Setup of onyx:
Design mainModule, start of the top module:
module mainModule(
		input clk, input reset,
		output [31:0] imem_addr, input [31:0] imem_data,
		output wb_alu_we, output [2:0] wb_alu_rd, output [31:0] wb_alu_data,
		output wb_mem_we, output [2:0] wb_mem_rd, output [7:0] wb_mem_data,
		output [3:0] flags
	);
For scale: roughly 4400 cells after synthesis, ~620 flip-flops, roughly 120 I/O pins, roughly 0.034 mm^2 of cells after synthesis.
==> flow/config.mk <==
export PLATFORM = sky130hd
export DESIGN_NAME = mainModule
export DESIGN_NICKNAME = mainModule
export VERILOG_FILES = /design/flow/design.v
export SDC_FILE = /design/flow/constraint.sdc
export NUM_CORES = 4
export LEC_CHECK = 0
export CAP_MARGIN = 15
export CORE_MARGIN = 3
export CORE_UTILIZATION = 30
export CTS_CLUSTER_DIAMETER = 310
export GPL_TIMING_DRIVEN = 0
export SLEW_MARGIN = 20
==> flow/constraint.sdc <==
create_clock -name core_clock -period 10.0 [get_ports {clk}]
set_input_delay 2.0000 -clock core_clock [delete_from_list [all_inputs] [get_ports {clk}]]
set_output_delay 2.0000 -clock core_clock [all_outputs]
set_load 0.01 [all_outputs]
run.sh (not shown) runs the stock make flow with config.mk's settings and CLKGATE_MAP_FILE=.
The final layout from onyx, which completed every stage, passed the timing, design-rule and antenna checks at the end of the flow.
The following lists how zinc was set up differently from onyx:
diff --git a/flow/config.mk b/flow/config.mk
--- a/flow/config.mk
+++ b/flow/config.mk
@@ -8,5 +8,3 @@
-export CAP_MARGIN = 15
-export CORE_MARGIN = 3
-export CORE_UTILIZATION = 30
-export CTS_CLUSTER_DIAMETER = 310
-export GPL_TIMING_DRIVEN = 0
+export CAP_MARGIN = 20
+export CORE_MARGIN = 2
+export CORE_UTILIZATION = 59
==> flow/constraint.sdc <==
create_clock -name core_clock -period 4.58 [get_ports {clk}]
set_input_delay 0.9160 -clock core_clock [delete_from_list [all_inputs] [get_ports {clk}]]
set_output_delay 0.9160 -clock core_clock [all_outputs]
set_load 0.01 [all_outputs]
Findings:
- The final report for zinc shows a completed flow and a layout that fails verification, specifically negative setup slack.
- Relative to onyx, proportion of cell area occupied by multi-input gates increased by 0.20 points in zinc.
- Re final cell utilization of the core: zinc is 37 points up on onyx.
- Delta (zinc minus onyx): area added between synthesis and finish rose 4.8 points; clock-buffer cell count fell by 17.
- zinc vs onyx: maximum frequency up
For ember, these inputs were changed with respect to zinc:
diff --git a/flow/config.mk b/flow/config.mk
--- a/flow/config.mk
+++ b/flow/config.mk
@@ -10 +10,2 @@
-export CORE_UTILIZATION = 59
+export CORE_UTILIZATION = 66
+export PLACE_DENSITY = 0.6
==> flow/constraint.sdc <==
create_clock -name core_clock -period 5.92 [get_ports {clk}]
set_input_delay 1.1840 -clock core_clock [delete_from_list [all_inputs] [get_ports {clk}]]
set_output_delay 1.1840 -clock core_clock [all_outputs]
set_load 0.01 [all_outputs]
==> results <==
| ember | all stages done | FAIL | negative setup slack |. Note that the largest net degree at the start of global routing recorded for zinc amounts to 0.72 times the value seen in ember. Global-route wire length before repair, ember vs zinc: down by a few percent. | non-clock buffer total of the final layout | lower: ember |. In ember the clock network power turned out 27% lower than in zinc. Path length in cells of the critical path was higher in zinc than in ember. Going from zinc to ember, path depth of the worst reg2reg path shrank by more than 10%. Routed wire in ember totals less than in zinc. The final reports for ember and zinc show synthesis-to-finish area growth lower in the former.
Input-level comparison between lagoon and ember:
diff --git a/flow/config.mk b/flow/config.mk
--- a/flow/config.mk
+++ b/flow/config.mk
@@ -10 +10 @@
-export CORE_UTILIZATION = 66
+export CORE_UTILIZATION = 40
==> flow/constraint.sdc <==
create_clock -name core_clock -period 10.0 [get_ports {clk}]
set_input_delay 2.0000 -clock core_clock [delete_from_list [all_inputs] [get_ports {clk}]]
set_output_delay 2.0000 -clock core_clock [all_outputs]
set_load 0.01 [all_outputs]
[summary]
lagoon did not stop at any stage, and its layout met the timing, design-rule and antenna checks. On minimum period implied by the final worst setup slack: lagoon sits above ember. Power density over the cells shrinks by more than a quarter when moving from ember to lagoon. Die area for lagoon: about 60% up relative to ember. Clock buffer count in the final layout was lower in the run labelled ember. The worst setup slack after layout of lagoon was superior to that of ember. First-pass GRT wire length was higher in lagoon than in ember. lagoon against ember: via count of the first global-routing pass shrank by 5.7%, setup TNS grew by 0.0072 ns, area taken by flip-flops and latches held steady.

## north
mainModule again, from the RTL that the note above started with.
clock: 10.2 ns
lec_check: 0
cap_margin: 35
cell_pad_in_sites_detail_placement: 2
cell_pad_in_sites_global_placement: 3
core_aspect_ratio: 1.07
core_margin: 2
core_utilization: 67
cts_cluster_diameter: 245
cts_cluster_size: 19
gpl_routability_driven: 0
gpl_timing_driven: 0
max_routing_layer: met4
min_routing_layer: met1
place_density_lb_addon: 0.09
setup_slack_margin: -0.75
slew_margin: 20
Tool error FLW-0024 stopped north during 3_1_place_gp_skip_io; no final results.
Input changes introduced in south (baseline for comparison: north):
==> flow/config.mk <==
export PLATFORM = sky130hd
export DESIGN_NAME = mainModule
export DESIGN_NICKNAME = mainModule
export VERILOG_FILES = /design/flow/design.v
export SDC_FILE = /design/flow/constraint.sdc
export NUM_CORES = 4
export LEC_CHECK = 0
export CAP_MARGIN = 20
export CELL_PAD_IN_SITES_GLOBAL_PLACEMENT = 0
export CORE_MARGIN = 2
export CORE_UTILIZATION = 65
export CTS_CLUSTER_DIAMETER = 245
export MIN_ROUTING_LAYER = met1
export SLEW_MARGIN = 20
export TNS_END_PERCENT = 15
==> flow/constraint.sdc <==
create_clock -name core_clock -period 3.34 [get_ports {clk}]
set_input_delay 0.6680 -clock core_clock [delete_from_list [all_inputs] [get_ports {clk}]]
set_output_delay 0.6680 -clock core_clock [all_outputs]
set_load 0.01 [all_outputs]
==> comparison <==
From north to south, synthesized area did not move at all. The remaining runs in north and south completed every stage, whereas north halted early. Layout checks on south: not met. Flow itself completed; violations: negative setup slack. In the summary table, north is marked failed, with error FLW-0024 raised in 3_1_place_gp_skip_io. The higher placeable core area of north and south is in south. south does worse than north on total die area. The run showing the smaller starting density of the core is south.
Modified inputs, east compared to south
--- a/flow/config.mk
+++ b/flow/config.mk
@@ -9,7 +9,9 @@
 export CELL_PAD_IN_SITES_GLOBAL_PLACEMENT = 0
 export CORE_MARGIN = 2
-export CORE_UTILIZATION = 65
+export CORE_UTILIZATION = 72
 export CTS_CLUSTER_DIAMETER = 245
+export MAX_ROUTING_LAYER = met4
 export MIN_ROUTING_LAYER = met1
+export PLACE_DENSITY = 0.64
+export SETUP_SLACK_MARGIN = 1.57
 export SLEW_MARGIN = 20
-export TNS_END_PERCENT = 15
==> flow/constraint.sdc <==
create_clock -name core_clock -period 5.95 [get_ports {clk}]
set_input_delay 1.1900 -clock core_clock [delete_from_list [all_inputs] [get_ports {clk}]]
set_output_delay 1.1900 -clock core_clock [all_outputs]
set_load 0.01 [all_outputs]
## What came out
On sequential cell count, south and east are neck and neck.
east finished all stages; layout check result: FAIL, due to negative setup slack.
As of east, critical path depth had fallen by more than 10% compared to south.
Slowest library cell on the worst path = or4_4: south; slowest library cell on the worst path = or4_1: east
south has a higher cell area than east.
Flip-flop and latch share of the layout cell area ended up 2.0 points higher on east than on south.
#### Input delta (west over east)
--- a/flow/config.mk
+++ b/flow/config.mk
@@ -9,9 +9,7 @@
 export CELL_PAD_IN_SITES_GLOBAL_PLACEMENT = 0
 export CORE_MARGIN = 2
-export CORE_UTILIZATION = 72
+export CORE_UTILIZATION = 67
 export CTS_CLUSTER_DIAMETER = 245
-export MAX_ROUTING_LAYER = met4
 export MIN_ROUTING_LAYER = met1
 export PLACE_DENSITY = 0.64
-export SETUP_SLACK_MARGIN = 1.57
 export SLEW_MARGIN = 20
==> flow/constraint.sdc <==
create_clock -name core_clock -period 6.96 [get_ports {clk}]
set_input_delay 1.3920 -clock core_clock [delete_from_list [all_inputs] [get_ports {clk}]]
set_output_delay 1.3920 -clock core_clock [all_outputs]
set_load 0.01 [all_outputs]
[summary]
- Going from east to west, iteration-0 DRC count of the detailed router shrank by more than 10%.
- Compared with east, west shows area of all placed cells without fillers that has gone down by a few percent.
- Going from east to west, sequential share of power increased by 1.5 points relative to the old numbers, power share of the clock group increased by 0.7 points relative to the old numbers.
- east vs west, start point of the critical path: theIDStage.p2.reg_alu_rn.d0.q vs theMEMStage.p4.reg_mem_rd.d2.q
- Register-to-register slack: west better than east
- In the metrics for east and west, the one carrying the higher data required time at the worst endpoint is west.
- west went all the way through synthesis, placement and routing and the layout is clean on timing, DRC and antenna.
- From east to west the numbers moved as follows: least setup slack across all paths after layout up 0.65 ns; number of nets at the end of the flow moved down; number of optimization iterations in the first detailed-route pass fell by 1.
Inputs modified between west and middle:
--- a/flow/config.mk
+++ b/flow/config.mk
@@ -9,7 +9,10 @@
 export CELL_PAD_IN_SITES_GLOBAL_PLACEMENT = 0
 export CORE_MARGIN = 2
-export CORE_UTILIZATION = 67
+export CORE_UTILIZATION = 70
 export CTS_CLUSTER_DIAMETER = 245
+export HOLD_SLACK_MARGIN = -0.09
+export MAX_ROUTING_LAYER = met4
 export MIN_ROUTING_LAYER = met1
 export PLACE_DENSITY = 0.64
+export SETUP_SLACK_MARGIN = 0.52
 export SLEW_MARGIN = 20
==> flow/constraint.sdc <==
create_clock -name core_clock -period 4.58 [get_ports {clk}]
set_input_delay 0.9160 -clock core_clock [delete_from_list [all_inputs] [get_ports {clk}]]
set_output_delay 0.9160 -clock core_clock [all_outputs]
set_load 0.01 [all_outputs]
--- outcome ---
In middle the implementation ran to completion but is not tape-out ready, as the final checks report negative setup slack. Diff west and middle: met1 track demand over resource in global routing lower in west. Relative to west, the weighted congestion at the end of routability-driven global placement of middle is higher by 0.048. Re wire length the detailed router placed on met1: middle is about 1.6% down on west. Flip-flop count delta (middle -> west): insignificant. From west to middle the numbers moved as follows: setup slack has decreased; overall routed net length has increased. west consumes less power than middle. Compared to west, middle was floorplanned on a smaller die.
Power and IR drop assume default switching activity.
